## exp/onyx
// miniCPU
module miniCPU (
    input [17:0] switches,  
    input ligar,       
    input enviar,      
    input clk,         
    input rst_n,       
    output [7:0] LCD_DATA,
    output LCD_RS,
    output LCD_RW,
    output LCD_EN,
    output LCD_ON,
    output LCD_BLON
);
    wire [2:0] opcode = switches [17:15];
    wire [3:0] reg_dest = switches [14:11];
    wire [3:0] reg_input1 = switches[10:7];
    wire [3:0] reg_input2 = switches [6:3];
    wire signal = switches[6];
    wire [15:0] imediato_module = {10'd0, switches[5:0]};
    wire [15:0] imediato = (signal) ? (-imediato_module) : imediato_module;
    wire [15:0] mem_read_data1;
    wire [15:0] mem_read_data2;
    wire [15:0] alu_result;
    reg write_enable;
    reg [15:0] mem_write;
    reg [1:0] alu_selector;
    reg [15:0] alu_input_2;
    reg soft_reset; 
    wire memory_reset_signal = ligar & ~soft_reset;  
    parameter [2:0] LOAD = 3'b000, ADD = 3'b001, ADDI = 3'b010, SUB = 3'b011,
                    SUBI = 3'b100, MUL = 3'b101, CLEAR = 3'b110, DISPLAY = 3'b111;                   
    memoryCPU Memo (
        .clock(clk),
        .reset(memory_reset_signal),
        .regWrite(write_enable),
        .write_reg_addr(reg_dest),
        .write_data(mem_write),
        .read_reg_addr_1(reg_input1),
        .read_reg_addr_2(reg_input2),
        .read_data_1(mem_read_data1),
        .read_data_2(mem_read_data2)
    );
    aluCPU ALU (
        .data1(mem_read_data1),
        .data2(alu_input_2),
        .sel(alu_selector),
        .result(alu_result)
    );
    reg lcd_start_signal;
    reg [15:0] lcd_value_reg;
    reg [3:0] lcd_reg_idx;
    wire [3:0] current_lcd_reg_idx = (opcode == DISPLAY) ? reg_input1 : reg_dest;
    reg [15:0] current_lcd_value;
    lcd_controller LCD (
        .clk(clk),
        .reset_n(ligar),
        .rst_n(rst_n),
        .start(lcd_start_signal),
        .opcode(opcode),
        .reg_idx(lcd_reg_idx),   
        .value(lcd_value_reg),  
        .lcd_data(LCD_DATA),
        .lcd_rs(LCD_RS),
        .lcd_rw(LCD_RW),
        .lcd_en(LCD_EN),
  ...
For scale: ~4800 cells after synthesis, ~420 flip-flops.
Settings: LEC_CHECK=0, ABC_AREA=1, CAP_MARGIN=15, CELL_PAD_IN_SITES_DETAIL_PLACEMENT=2, CORE_ASPECT_RATIO=1.01, CORE_MARGIN=10, CORE_UTILIZATION=30, CTS_CLUSTER_SIZE=85, HOLD_SLACK_MARGIN=0.13, PLACE_DENSITY_LB_ADDON=0.17, SETUP_SLACK_MARGIN=2.45, SLEW_MARGIN=5, TNS_END_PERCENT=5; clock period 17.1 ns.
run.sh (not shown) runs the stock make flow with config.mk's settings and CLKGATE_MAP_FILE=.
exp/onyx completed; timing, DRC and antenna clean
Setup changes, exp/onyx to exp/sierra
- a change of CORE_UTILIZATION from 30 to 72
- a change of CORE_MARGIN from 10 to 2
- a deleted TNS_END_PERCENT that had been 5
- a deleted ABC_AREA that had been 1
- a change of SLEW_MARGIN from 5 to 20
- a deleted CTS_CLUSTER_SIZE that had been 85
- a change of CAP_MARGIN from 15 to 20
- a deleted SETUP_SLACK_MARGIN that had been 2.45
- a deleted PLACE_DENSITY_LB_ADDON that had been 0.17
- a deleted CELL_PAD_IN_SITES_DETAIL_PLACEMENT that had been 2
- a deleted CORE_ASPECT_RATIO that had been 1.01
- a deleted HOLD_SLACK_MARGIN that had been 0.13
- a change of the clock period (ns, I/O delays scaled along) from 17.1 to 10.8
--- outcome ---
exp/sierra finished all stages; the layout is clean.
Routed wire in exp/sierra totals less than in exp/onyx.
In exp/sierra relative to exp/onyx, power per standard cell area had gone up by more than half.
The clock power share in exp/sierra was lower than what exp/onyx gave.
Changes observed in exp/sierra relative to exp/onyx: setup slack fell by 4.58 ns; combinational share of power increased 8.4 points; synthesized area increased by 910 um^2 relative to the old numbers; overall power consumption now sits higher.
Run comparison: exp/onyx launch point of the critical path switches[10]; exp/sierra launch point of the critical path LCD.unsigned_val[14]$_SDFFCE_PN0P_
> inputs changed (exp/sierra -> exp/lagoon)
- CORE_UTILIZATION: 72 -> 61
- ABC_AREA: unset -> 1
- the clock period (ns, I/O delays scaled along): 10.8 -> 10.5
### Flow results
- exp/sierra and exp/lagoon all finish clean.
- The core of exp/lagoon is less densely filled than that of exp/sierra.
- exp/lagoon vs exp/sierra on relative area of non-clock buffer cells in the final design: exp/lagoon is the lower one.
- Summary of the comparison: maximum vdd ir drop is lower in exp/lagoon, relative to exp/sierra.
- Clock-pin slew on the worst setup and hold paths: exp/sierra vs exp/lagoon, no meaningful difference
- Non-clock buffer count went down by more than 10% going from exp/sierra to exp/lagoon.
- Of the two values seen for timing startpoint of the critical path, LCD.unsigned_val[14]$_SDFFCE_PN0P_ was produced by exp/sierra and switches[8] by exp/lagoon.
- As of exp/lagoon, area enclosed by the die boundary had risen by more than 10% compared to exp/sierra.
- AND-OR/OR-AND gates as the dominant kind of combinational cell was reported by exp/sierra, and simple AND/OR/NAND/NOR gates by exp/lagoon.
- In exp/lagoon the met3 track demand over resource in global routing turned out 11 points lower than in exp/sierra.
- Re switching share of total power: exp/lagoon is 1.8 points down on exp/sierra.
- Comparing exp/sierra and exp/lagoon, the higher net switching power of the design was measured on exp/sierra.
- Aoi/oai-family share of the synthesized area: exp/lagoon vs exp/sierra down 8.2 points
- Diff exp/sierra and exp/lagoon: number of cells on the worst hold path higher in exp/lagoon
## Diff of input files: exp/umber against exp/lagoon
- swapping 61 for 40 in CORE_UTILIZATION
- clearing ABC_AREA, which used to be 1
- swapping 10.5 for 12.1 in the clock period (ns, I/O delays scaled along)
[summary]
The run showing the greater portion of total power attributed to the clock network is exp/lagoon. The first-pass GRT wire length in exp/umber was higher than what exp/lagoon gave. Of the two candidates, exp/lagoon has the better wire length and exp/umber the worse one.
[inputs] exp/maple vs exp/umber
- an added PLACE_DENSITY of 0.47
- a change of CORE_UTILIZATION from 40 to 53
- a change of the clock period (ns, I/O delays scaled along) from 12.1 to 20.0
==> comparison <==
- Multi-input combinational cell area essentially unchanged between exp/umber and exp/maple.
- exp/maple against exp/umber: wire length of the first global-routing pass neither gained nor lost much, switching power summed over all nets lost 39%.
- Compared with exp/umber, exp/maple shows total track usage higher by 9.0 points.
- exp/maple -> exp/umber: count of input and output buffers delta 0, exact match
- Weighted congestion at the end of routability-driven global placement | exp/maple below exp/umber
- exp/maple | stages: all done | timing, DRC, antenna: all pass
- Looking at wire length, exp/maple sits about 2% above exp/umber.
- Total power improves in exp/maple relative to exp/umber.
- Reported for exp/maple and exp/umber, total setup buffers inserted after CTS turned out identical to the last digit.


miniCPU again, from the RTL that the note above started with.
export LEC_CHECK = 0
export CAP_MARGIN = 20
export CELL_PAD_IN_SITES_DETAIL_PLACEMENT = 2
export CORE_MARGIN = 2
export CORE_UTILIZATION = 44
export CTS_CLUSTER_DIAMETER = 292
export CTS_CLUSTER_SIZE = 76
export MAX_ROUTING_LAYER = met4
export MIN_ROUTING_LAYER = met2
export PLACE_DENSITY = 0.79
export SETUP_SLACK_MARGIN = -0.81
export SLEW_MARGIN = 20
export TNS_END_PERCENT = 80
create_clock -name core_clock -period 15.9 [get_ports {clk}]
The baseline never finished: it broke off in global routing (5_1_grt).
==> next run, changes <==
==> flow/config.mk (replaced) <==
export PLATFORM = sky130hd
export DESIGN_NAME = miniCPU
export DESIGN_NICKNAME = miniCPU
export VERILOG_FILES = /design/flow/design.v
export SDC_FILE = /design/flow/constraint.sdc
export NUM_CORES = 4
export LEC_CHECK = 0
export CAP_MARGIN = 20
export CORE_MARGIN = 2
export CORE_UTILIZATION = 25
export SLEW_MARGIN = 20
==> flow/constraint.sdc (replaced) <==
create_clock -name core_clock -period 12.1 [get_ports {clk}]
set_input_delay 2.4200 -clock core_clock [delete_from_list [all_inputs] [get_ports {clk}]]
set_output_delay 2.4200 -clock core_clock [all_outputs]
set_load 0.01 [all_outputs]
=>
- The new run produced a clean layout
- area after synthesis is unchanged
- die area grows by 75%
- synthesized cell count is unchanged
==> next run, changes <==
--- a/flow/config.mk
+++ b/flow/config.mk
@@ -10 +10 @@
-export CORE_UTILIZATION = 25
+export CORE_UTILIZATION = 40
==> flow/constraint.sdc (replaced) <==
create_clock -name core_clock -period 20.0 [get_ports {clk}]
set_input_delay 4.0000 -clock core_clock [delete_from_list [all_inputs] [get_ports {clk}]]
set_output_delay 4.0000 -clock core_clock [all_outputs]
set_load 0.01 [all_outputs]
Outcome: Clock power went down by 44%. Total power drops by 41%. Via count came out lower by 0.87%.
==> next run, changes <==
--- a/flow/config.mk
+++ b/flow/config.mk
@@ -7,0 +8 @@
+export ABC_AREA = 1
@@ -10 +11,4 @@
-export CORE_UTILIZATION = 40
+export CORE_UTILIZATION = 72
+export CTS_CLUSTER_SIZE = 99
+export PLACE_DENSITY_LB_ADDON = 0.05
+export SETUP_SLACK_MARGIN = 2.79
==> flow/constraint.sdc (replaced) <==
create_clock -name core_clock -period 9.45 [get_ports {clk}]
set_input_delay 1.8900 -clock core_clock [delete_from_list [all_inputs] [get_ports {clk}]]
set_output_delay 1.8900 -clock core_clock [all_outputs]
set_load 0.01 [all_outputs]
Result: The changed run failed in global routing (5_1_grt), error GRT-0232. Synthesized cell count came out higher by 24%. Area after synthesis came out lower by 2.6%. Die size came out lower by 45%.


== nickel ==
Starting RTL as in the previous note.
Settings: LEC_CHECK=0, ABC_AREA=1, CAP_MARGIN=40, CELL_PAD_IN_SITES_DETAIL_PLACEMENT=1, CELL_PAD_IN_SITES_GLOBAL_PLACEMENT=2, CORE_ASPECT_RATIO=0.57, CORE_MARGIN=10, CORE_UTILIZATION=30, CTS_CLUSTER_SIZE=72, GPL_ROUTABILITY_DRIVEN=0, GPL_TIMING_DRIVEN=0, HOLD_SLACK_MARGIN=0.06, MAX_ROUTING_LAYER=met4, MIN_ROUTING_LAYER=met2, PLACE_DENSITY_LB_ADDON=0.17, SETUP_SLACK_MARGIN=3.3, SLEW_MARGIN=10, TNS_END_PERCENT=100; clock period 17.1 ns.
Tool error GRT-0116 stopped nickel during 5_1_grt; no final results.
The following lists how yarrow was set up differently from nickel:
# nickel
export LEC_CHECK = 0
export ABC_AREA = 1
export CAP_MARGIN = 40
export CELL_PAD_IN_SITES_DETAIL_PLACEMENT = 1
export CELL_PAD_IN_SITES_GLOBAL_PLACEMENT = 2
export CORE_ASPECT_RATIO = 0.57
export CORE_MARGIN = 10
export CORE_UTILIZATION = 30
export CTS_CLUSTER_SIZE = 72
export GPL_ROUTABILITY_DRIVEN = 0
export GPL_TIMING_DRIVEN = 0
export HOLD_SLACK_MARGIN = 0.06
export MAX_ROUTING_LAYER = met4
export MIN_ROUTING_LAYER = met2
export PLACE_DENSITY_LB_ADDON = 0.17
export SETUP_SLACK_MARGIN = 3.3
export SLEW_MARGIN = 10
export TNS_END_PERCENT = 100
create_clock -name core_clock -period 17.1 [get_ports {clk}]
# yarrow
export LEC_CHECK = 0
export CAP_MARGIN = 20
export CORE_MARGIN = 2
export CORE_UTILIZATION = 63
export SLEW_MARGIN = 20
create_clock -name core_clock -period 8.87 [get_ports {clk}]
### Flow results
- No crash in yarrow: every stage finished, but the layout fails its final checks due to setup timing.
- Post-detailed-placement cell area, yarrow and nickel: larger value in yarrow
- yarrow improves on nickel in area of the core region.
- Compared with nickel, in yarrow cell count after synthesis dropped about 20%; placement-stage worst setup slack has decreased; distinct cell type count after synthesis saw an increase; complex-gate fraction of the synthesized area went up by 8.2 points.
- Looking at number of buffers added by the clock tree synthesis step, yarrow sits about 10% below nickel.
Here is what was changed in the inputs of garnet compared with yarrow.
# yarrow
export LEC_CHECK = 0
export CAP_MARGIN = 20
export CORE_MARGIN = 2
export CORE_UTILIZATION = 63
export SLEW_MARGIN = 20
create_clock -name core_clock -period 8.87 [get_ports {clk}]
# garnet
export LEC_CHECK = 0
export CAP_MARGIN = 20
export CORE_MARGIN = 2
export CORE_UTILIZATION = 40
export SETUP_SLACK_MARGIN = 0.84
export SLEW_MARGIN = 20
create_clock -name core_clock -period 12.1 [get_ports {clk}]
Notes after the runs:
Summary of yarrow and garnet: one run falls short of a clean finish, namely yarrow.
yarrow -> stages 100% | layout checks FAIL | setup timing
garnet against yarrow: non-clock buffer count down 598; sequential power down 27%.
Effective utilization at floorplan in garnet is 23 points lower than in yarrow
Between yarrow and garnet, total power is lower for garnet, yarrow comes in above that.
Edits applied to the flow inputs when going from garnet to raven:
# garnet
export LEC_CHECK = 0
export CAP_MARGIN = 20
export CORE_MARGIN = 2
export CORE_UTILIZATION = 40
export SETUP_SLACK_MARGIN = 0.84
export SLEW_MARGIN = 20
create_clock -name core_clock -period 12.1 [get_ports {clk}]
# raven
export LEC_CHECK = 0
export ABC_AREA = 1
export CAP_MARGIN = 15
export CORE_MARGIN = 2
export CORE_UTILIZATION = 72
export CTS_CLUSTER_DIAMETER = 106
export SETUP_SLACK_MARGIN = -0.87
export SLEW_MARGIN = 20
export TNS_END_PERCENT = 95
create_clock -name core_clock -period 13.8 [get_ports {clk}]
--- outcome ---
Global-route wire length before repair improves in raven relative to garnet. Delta (raven minus garnet): logic depth of the worst register-to-register path moved up, worst slack on hold paths now larger. What raven reported for peak supply drop has to be multiplied by 0.65 to get the figure for garnet. [compare] base=garnet new=raven: tally of buffers added on design ports held; non-filler instance count after layout went up; first-iteration DRC count increased 1570; internal power consumption went down 0.0012 W; worst setup slack has increased. On raven: total die size is 41000 sq um lower than what garnet gave.


Starting RTL as in the previous note.
Settings: LEC_CHECK=0, CAP_MARGIN=0, CELL_PAD_IN_SITES_DETAIL_PLACEMENT=2, CORE_MARGIN=2, CORE_UTILIZATION=57, GPL_ROUTABILITY_DRIVEN=0, PLACE_DENSITY=0.47, SLEW_MARGIN=25, TNS_END_PERCENT=20; clock period 20.0 ns.
The starting point did not get past detailed placement (3_5_place_dp), error DPL-0033.
Next try:
Settings changed: ABC_AREA set to 1, CELL_PAD_IN_SITES_DETAIL_PLACEMENT 2 to not set, CORE_UTILIZATION 57 to 72, CTS_CLUSTER_DIAMETER set to 106, GPL_ROUTABILITY_DRIVEN 0 to not set, PLACE_DENSITY 0.47 to 0.64, SETUP_SLACK_MARGIN set to -0.87, SLEW_MARGIN 25 to 20, TNS_END_PERCENT 20 to 95.
Clock period 20.0 ns to 11.4 ns, I/O delays scaled along.
Result: The new run produced a clean layout; synthesized area goes down by 2.6%; die size fell by about 23%; synthesized cell count came out higher by about 24%.


miniCPU again, from the RTL that the note above started with.
// miniCPU
module miniCPU (
    input [17:0] switches,  
    input ligar,       
    input enviar,      
    input clk,         
    input rst_n,       
    output [7:0] LCD_DATA,
    output LCD_RS,
    output LCD_RW,
    output LCD_EN,
    output LCD_ON,
    output LCD_BLON
);
    wire [2:0] opcode = switches [17:15];
    wire [3:0] reg_dest = switches [14:11];
    wire [3:0] reg_input1 = switches[10:7];
    wire [3:0] reg_input2 = switches [6:3];
    wire signal = switches[6];
    wire [15:0] imediato_module = {10'd0, switches[5:0]};
    wire [15:0] imediato = (signal) ? (-imediato_module) : imediato_module;
    wire [15:0] mem_read_data1;
    wire [15:0] mem_read_data2;
    wire [15:0] alu_result;
    reg write_enable;
    reg [15:0] mem_write;
    reg [1:0] alu_selector;
    reg [15:0] alu_input_2;
    reg soft_reset; 
    wire memory_reset_signal = ligar & ~soft_reset;  
    parameter [2:0] LOAD = 3'b000, ADD = 3'b001, ADDI = 3'b010, SUB = 3'b011,
                    SUBI = 3'b100, MUL = 3'b101, CLEAR = 3'b110, DISPLAY = 3'b111;                   
    memoryCPU Memo (
        .clock(clk),
        .reset(memory_reset_signal),
        .regWrite(write_enable),
        .write_reg_addr(reg_dest),
        .write_data(mem_write),
        .read_reg_addr_1(reg_input1),
        .read_reg_addr_2(reg_input2),
        .read_data_1(mem_read_data1),
        .read_data_2(mem_read_data2)
    );
    aluCPU ALU (
        .data1(mem_read_data1),
        .data2(alu_input_2),
        .sel(alu_selector),
        .result(alu_result)
    );
    reg lcd_start_signal;
    reg [15:0] lcd_value_reg;
    reg [3:0] lcd_reg_idx;
    wire [3:0] current_lcd_reg_idx = (opcode == DISPLAY) ? reg_input1 : reg_dest;
    reg [15:0] current_lcd_value;
    lcd_controller LCD (
        .clk(clk),
        .reset_n(ligar),
        .rst_n(rst_n),
        .start(lcd_start_signal),
        .opcode(opcode),
        .reg_idx(lcd_reg_idx),   
        .value(lcd_value_reg),  
        .lcd_data(LCD_DATA),
        .lcd_rs(LCD_RS),
        .lcd_rw(LCD_RW),
        .lcd_en(LCD_EN),
        .lcd_on(LCD_ON),
        .lcd_blon(LCD_BLON)
    );
    always @(*) begin
        if (opcode == LOAD)
            current_lcd_value = imediato;
        else if (opcode == DISPLAY)
  ...
make LEC_CHECK=0 CAP_MARGIN=15 CORE_ASPECT_RATIO=1.01 CORE_MARGIN=10 CORE_UTILIZATION=30 CTS_CLUSTER_SIZE=85 HOLD_SLACK_MARGIN=0.13 PLACE_DENSITY_LB_ADDON=0.17 SETUP_SLACK_MARGIN=2.45 SLEW_MARGIN=5 TNS_END_PERCENT=95 finish   # period 17.1 ns
The starting point produced a clean layout.
Change:
CAP_MARGIN = 40   (was 15)
CORE_ASPECT_RATIO = default   (was 1.01)
CORE_MARGIN = 2   (was 10)
CORE_UTILIZATION = 72   (was 30)
CTS_CLUSTER_SIZE = default   (was 85)
HOLD_SLACK_MARGIN = default   (was 0.13)
PLACE_DENSITY_LB_ADDON = default   (was 0.17)
SETUP_SLACK_MARGIN = default   (was 2.45)
SLEW_MARGIN = 20   (was 5)
TNS_END_PERCENT = default   (was 95)
clock period = 10.5 ns   (was 17.1 ns; I/O delays follow)
What happened:
- The changed run completed with no timing, DRC or antenna violations
- total power went up by about 60%
- critical path depth goes up by 11
- wire length is lower by 2.0%
- combinational power rose by 74%
- sequential power came out higher by about 60%
- maximum frequency is higher by about 13%
- synthesized area does not change
- global-route usage is higher by 30 points
- final area drops by about 1.2%
- hold slack loses 210 ps
Change:
CAP_MARGIN = 15   (was 40)
CTS_CLUSTER_DIAMETER = 32   (was default)
PLACE_DENSITY = 0.68   (was default)
SETUP_SLACK_MARGIN = 2.45   (was default)
TNS_END_PERCENT = 95   (was default)
clock period = 10.1 ns   (was 10.5 ns; I/O delays follow)
=> With this change the flow ended with an error in global routing (5_1_grt) with GRT-0232; die area does not change; area after synthesis is unchanged; synthesized cell count stays the same.
Change:
ABC_AREA = 1   (was default)
CAP_MARGIN = 0   (was 15)
CTS_CLUSTER_DIAMETER = 362   (was 32)
CTS_CLUSTER_SIZE = 30   (was default)
PLACE_DENSITY = 0.66   (was 0.68)
SETUP_SLACK_MARGIN = default   (was 2.45)
TNS_END_PERCENT = default   (was 95)
clock period = 6.84 ns   (was 10.1 ns; I/O delays follow)
What happened: The changed run died in global routing (5_1_grt) (GRT-0116); synthesized area went down by 2.6%; die area went down by 2.6%; synthesized cell count went up by 24%.
Power figures rest on the tool's default switching activity, not on a simulated workload.
